## Circle_Area_Calculator
module Circle_Area_Calculator(clk, rst, radius, area);
  input wire clk, rst;
  input wire [31:0] radius;
  output reg [31:0] area;
  wire [31:0] Square_radius, Result;
  parameter Pi = 32'b01000000010010010000111111010000;
  FloatMultiplier_rounding FM0(.Multiplicand(radius), .Multiplier(radius), .Result(Square_radius));
  FloatMultiplier_rounding FM1(.Multiplicand(Square_radius), .Multiplier(Pi), .Result(Result));
  always @(posedge clk) begin
	if(rst) begin
		area[31:0] <= 1'b0;
	end else begin
		area[31:0] <= Result[31:0];
	end
  end
endmodule
For scale: about 4300 cells after synthesis, roughly 66 I/O pins.
==> flow/config.mk <==
export PLATFORM = sky130hd
export DESIGN_NAME = Circle_Area_Calculator
export DESIGN_NICKNAME = Circle_Area_Calculator
export VERILOG_FILES = /design/flow/design.v
export SDC_FILE = /design/flow/constraint.sdc
export NUM_CORES = 4
export LEC_CHECK = 0
export ABC_AREA = 0
export CAP_MARGIN = 30
export CELL_PAD_IN_SITES_GLOBAL_PLACEMENT = 2
export CORE_MARGIN = 2
export CORE_UTILIZATION = 27
export CTS_CLUSTER_SIZE = 82
export GPL_TIMING_DRIVEN = 0
export HOLD_SLACK_MARGIN = 0.07
export PLACE_DENSITY_LB_ADDON = 0.11
export SETUP_SLACK_MARGIN = -0.45
export SLEW_MARGIN = 30
==> flow/constraint.sdc <==
create_clock -name core_clock -period 20.2 [get_ports {clk}]
set_input_delay 4.0400 -clock core_clock [delete_from_list [all_inputs] [get_ports {clk}]]
set_output_delay 4.0400 -clock core_clock [all_outputs]
set_load 0.01 [all_outputs]
run.sh (not shown) runs the stock make flow with config.mk's settings and CLKGATE_MAP_FILE=.
The baseline completed, yet does not pass: negative setup slack.
Change:
- ABC_AREA: 0 -> unset
- CAP_MARGIN: 30 -> 20
- CELL_PAD_IN_SITES_GLOBAL_PLACEMENT: 2 -> unset
- CORE_UTILIZATION: 27 -> 65
- CTS_CLUSTER_SIZE: 82 -> unset
- GPL_TIMING_DRIVEN: 0 -> unset
- HOLD_SLACK_MARGIN: 0.07 -> unset
- PLACE_DENSITY_LB_ADDON: 0.11 -> unset
- SETUP_SLACK_MARGIN: -0.45 -> unset
- SLEW_MARGIN: 30 -> 20
- clock period: 20.2 -> 19.6 ns (I/O delays scaled with it)
This time the run died in 5_1_grt with GRT-0116; die area fell by about 60%; synthesized cell count does not change; area after synthesis does not change.
Change:
- CORE_UTILIZATION: 65 -> 40
- clock period: 19.6 -> 29.0 ns (I/O delays scaled with it)
- Now the flow produced a clean layout
- synthesized cell count stays the same
- die area went up by well over a third
- synthesized area is unchanged
Change:
- ABC_AREA: unset -> 1
- CORE_UTILIZATION: 40 -> 58
- clock period: 29.0 -> 24.5 ns (I/O delays scaled with it)
Result: The new run finished but failed the layout checks on negative setup slack. Synthesized area came out higher by 0.54%. First-iteration DRC count came out higher by 97%. Wire length came out higher by 21%. Count of clock-buffer cells in the layout does not change. Global-route usage came out higher by 11 points.
Change:
- CORE_UTILIZATION: 58 -> 72
- clock period: 24.5 -> 17.2 ns (I/O delays scaled with it)
Result: The changed run died in 3_5_place_dp; area after synthesis is unchanged; die area decreases by about a fifth; synthesized cell count does not change.
Change:
- ABC_AREA: 1 -> unset
- CORE_UTILIZATION: 72 -> 58
- clock period: 17.2 -> 19.7 ns (I/O delays scaled with it)
=> Now the flow ran to the end with violations: negative setup slack. Area after synthesis shrinks by about 0.54%. Die area came out higher by about 23%. Synthesized cell count fell by 15%.

Circle_Area_Calculator again, from the RTL that the note above started with.
==> flow/config.mk <==
export PLATFORM = sky130hd
export DESIGN_NAME = Circle_Area_Calculator
export DESIGN_NICKNAME = Circle_Area_Calculator
export VERILOG_FILES = /design/flow/design.v
export SDC_FILE = /design/flow/constraint.sdc
export NUM_CORES = 4
export LEC_CHECK = 0
export ABC_AREA = 1
export CAP_MARGIN = 35
export CELL_PAD_IN_SITES_DETAIL_PLACEMENT = 2
export CELL_PAD_IN_SITES_GLOBAL_PLACEMENT = 2
export CORE_MARGIN = 2
export CORE_UTILIZATION = 47
export GPL_TIMING_DRIVEN = 0
export MAX_ROUTING_LAYER = met5
export MIN_ROUTING_LAYER = met2
export SLEW_MARGIN = 20
==> flow/constraint.sdc <==
create_clock -name core_clock -period 21.6 [get_ports {clk}]
set_input_delay 4.3200 -clock core_clock [delete_from_list [all_inputs] [get_ports {clk}]]
set_output_delay 4.3200 -clock core_clock [all_outputs]
set_load 0.01 [all_outputs]
The first run aborted during detailed placement (3_5_place_dp).
Rerun with:
--- a/flow/config.mk
+++ b/flow/config.mk
@@ -7,11 +7,12 @@
 export LEC_CHECK = 0
-export ABC_AREA = 1
-export CAP_MARGIN = 35
+export CAP_MARGIN = 20
 export CELL_PAD_IN_SITES_DETAIL_PLACEMENT = 2
-export CELL_PAD_IN_SITES_GLOBAL_PLACEMENT = 2
+export CORE_ASPECT_RATIO = 1.71
 export CORE_MARGIN = 2
-export CORE_UTILIZATION = 47
+export CORE_UTILIZATION = 40
+export CTS_CLUSTER_SIZE = 94
 export GPL_TIMING_DRIVEN = 0
-export MAX_ROUTING_LAYER = met5
+export MAX_ROUTING_LAYER = met4
 export MIN_ROUTING_LAYER = met2
+export SETUP_SLACK_MARGIN = 2.1
 export SLEW_MARGIN = 20
==> flow/constraint.sdc (replaced) <==
create_clock -name core_clock -period 18.3 [get_ports {clk}]
set_input_delay 3.6600 -clock core_clock [delete_from_list [all_inputs] [get_ports {clk}]]
set_output_delay 3.6600 -clock core_clock [all_outputs]
set_load 0.01 [all_outputs]
Now the flow stopped in global routing (5_1_grt). Die size rose by 17%. Area after synthesis decreases by 0.54%. Synthesized cell count decreases by 15%.
Rerun with:
==> flow/config.mk (replaced) <==
export PLATFORM = sky130hd
export DESIGN_NAME = Circle_Area_Calculator
export DESIGN_NICKNAME = Circle_Area_Calculator
export VERILOG_FILES = /design/flow/design.v
export SDC_FILE = /design/flow/constraint.sdc
export NUM_CORES = 4
export LEC_CHECK = 0
export CAP_MARGIN = 20
export CORE_MARGIN = 2
export CORE_UTILIZATION = 40
export SLEW_MARGIN = 20
==> flow/constraint.sdc (replaced) <==
create_clock -name core_clock -period 30.0 [get_ports {clk}]
set_input_delay 6.0000 -clock core_clock [delete_from_list [all_inputs] [get_ports {clk}]]
set_output_delay 6.0000 -clock core_clock [all_outputs]
set_load 0.01 [all_outputs]
This time the run passed the timing, design-rule and antenna checks. Synthesized area stays the same. Die size is about the same. Synthesized cell count does not change.
Rerun with:
--- a/flow/config.mk
+++ b/flow/config.mk
@@ -7,5 +7,11 @@
 export LEC_CHECK = 0
+export ABC_AREA = 0
 export CAP_MARGIN = 20
 export CORE_MARGIN = 2
-export CORE_UTILIZATION = 40
+export CORE_UTILIZATION = 49
+export CTS_CLUSTER_DIAMETER = 105
+export CTS_CLUSTER_SIZE = 99
+export HOLD_SLACK_MARGIN = 0.28
+export PLACE_DENSITY = 0.81
 export SLEW_MARGIN = 20
+export TNS_END_PERCENT = 10
Cell count fell by 6.7%.
Global-route usage is higher by 2.9 points.
Design area drops by 4.4%.
Via count increases by 1.3%.
Setup slack is worse by 0.15 ns.
Clock-buffer cell count does not change.
Sequential share of layout area stays flat.
Utilization increases by 7.8 points.

Starting RTL as in the previous note.
Settings: LEC_CHECK=0, ABC_AREA=1, CAP_MARGIN=35, CELL_PAD_IN_SITES_GLOBAL_PLACEMENT=0, CORE_ASPECT_RATIO=0.95, CORE_MARGIN=5, CORE_UTILIZATION=17, CTS_CLUSTER_DIAMETER=337, MAX_ROUTING_LAYER=met4, PLACE_DENSITY_LB_ADDON=0.29, SETUP_SLACK_MARGIN=5.0, SLEW_MARGIN=0, TNS_END_PERCENT=40; clock period 28.1 ns.
Change:
==> flow/config.mk (replaced) <==
export PLATFORM = sky130hd
export DESIGN_NAME = Circle_Area_Calculator
export DESIGN_NICKNAME = Circle_Area_Calculator
export VERILOG_FILES = /design/flow/design.v
export SDC_FILE = /design/flow/constraint.sdc
export NUM_CORES = 4
export LEC_CHECK = 0
export ABC_AREA = 1
export CAP_MARGIN = 20
export CORE_MARGIN = 2
export CORE_UTILIZATION = 64
export CTS_CLUSTER_DIAMETER = 58
export MAX_ROUTING_LAYER = met4
export SLEW_MARGIN = 20
==> flow/constraint.sdc (replaced) <==
create_clock -name core_clock -period 24.5 [get_ports {clk}]
set_input_delay 4.9000 -clock core_clock [delete_from_list [all_inputs] [get_ports {clk}]]
set_output_delay 4.9000 -clock core_clock [all_outputs]
set_load 0.01 [all_outputs]
=> The changed run ended with an error in global routing (5_1_grt); die area drops by 74%; synthesized area does not change; synthesized cell count is unchanged.

Circle_Area_Calculator again, from the RTL that the note above started with.
## Circle_Area_Calculator
module Circle_Area_Calculator(clk, rst, radius, area);
  input wire clk, rst;
  input wire [31:0] radius;
  output reg [31:0] area;
  wire [31:0] Square_radius, Result;
  parameter Pi = 32'b01000000010010010000111111010000;
  FloatMultiplier_rounding FM0(.Multiplicand(radius), .Multiplier(radius), .Result(Square_radius));
  FloatMultiplier_rounding FM1(.Multiplicand(Square_radius), .Multiplier(Pi), .Result(Result));
  always @(posedge clk) begin
	if(rst) begin
		area[31:0] <= 1'b0;
	end else begin
		area[31:0] <= Result[31:0];
	end
  end
endmodule
==> flow/config.mk <==
export PLATFORM = sky130hd
export DESIGN_NAME = Circle_Area_Calculator
export DESIGN_NICKNAME = Circle_Area_Calculator
export VERILOG_FILES = /design/flow/design.v
export SDC_FILE = /design/flow/constraint.sdc
export NUM_CORES = 4
export LEC_CHECK = 0
export CAP_MARGIN = 20
export CORE_MARGIN = 2
export CORE_UTILIZATION = 72
export CTS_CLUSTER_DIAMETER = 80
export MAX_ROUTING_LAYER = met4
export PLACE_DENSITY = 0.64
export SLEW_MARGIN = 20
export TNS_END_PERCENT = 5
==> flow/constraint.sdc <==
create_clock -name core_clock -period 26.9 [get_ports {clk}]
set_input_delay 5.3800 -clock core_clock [delete_from_list [all_inputs] [get_ports {clk}]]
set_output_delay 5.3800 -clock core_clock [all_outputs]
set_load 0.01 [all_outputs]
The first run failed in 5_1_grt (ODB-0269).
==> next run, changes <==
- ABC_AREA: default -> 1
- CTS_CLUSTER_DIAMETER: 80 -> 353
- CTS_CLUSTER_SIZE: default -> 15
- PLACE_DENSITY: 0.64 -> default
- TNS_END_PERCENT: 5 -> default
- clock period: 26.9 -> 27.6 ns (I/O delays scaled with it)
With this change the flow finished with timing, DRC and antenna clean.
Synthesized cell count went up by about a fifth.
Area after synthesis went up slightly.
Die area grows slightly.
==> next run, changes <==
- CTS_CLUSTER_SIZE: 15 -> 83
- PLACE_DENSITY_LB_ADDON: default -> 0.02
- SETUP_SLACK_MARGIN: default -> 4.73
Result:
- With this change the flow stopped in 5_1_grt on GRT-0232
- area after synthesis is unchanged
- synthesized cell count does not change
- die size is unchanged
==> next run, changes <==
- CTS_CLUSTER_SIZE: 83 -> 79
- PLACE_DENSITY_LB_ADDON: 0.02 -> 0.01
- SETUP_SLACK_MARGIN: 4.73 -> default
- clock period: 27.6 -> 22.1 ns (I/O delays scaled with it)
The new run aborted during 3_5_place_dp on DPL-0033; synthesized cell count is unchanged; area after synthesis is unchanged; die size is unchanged.
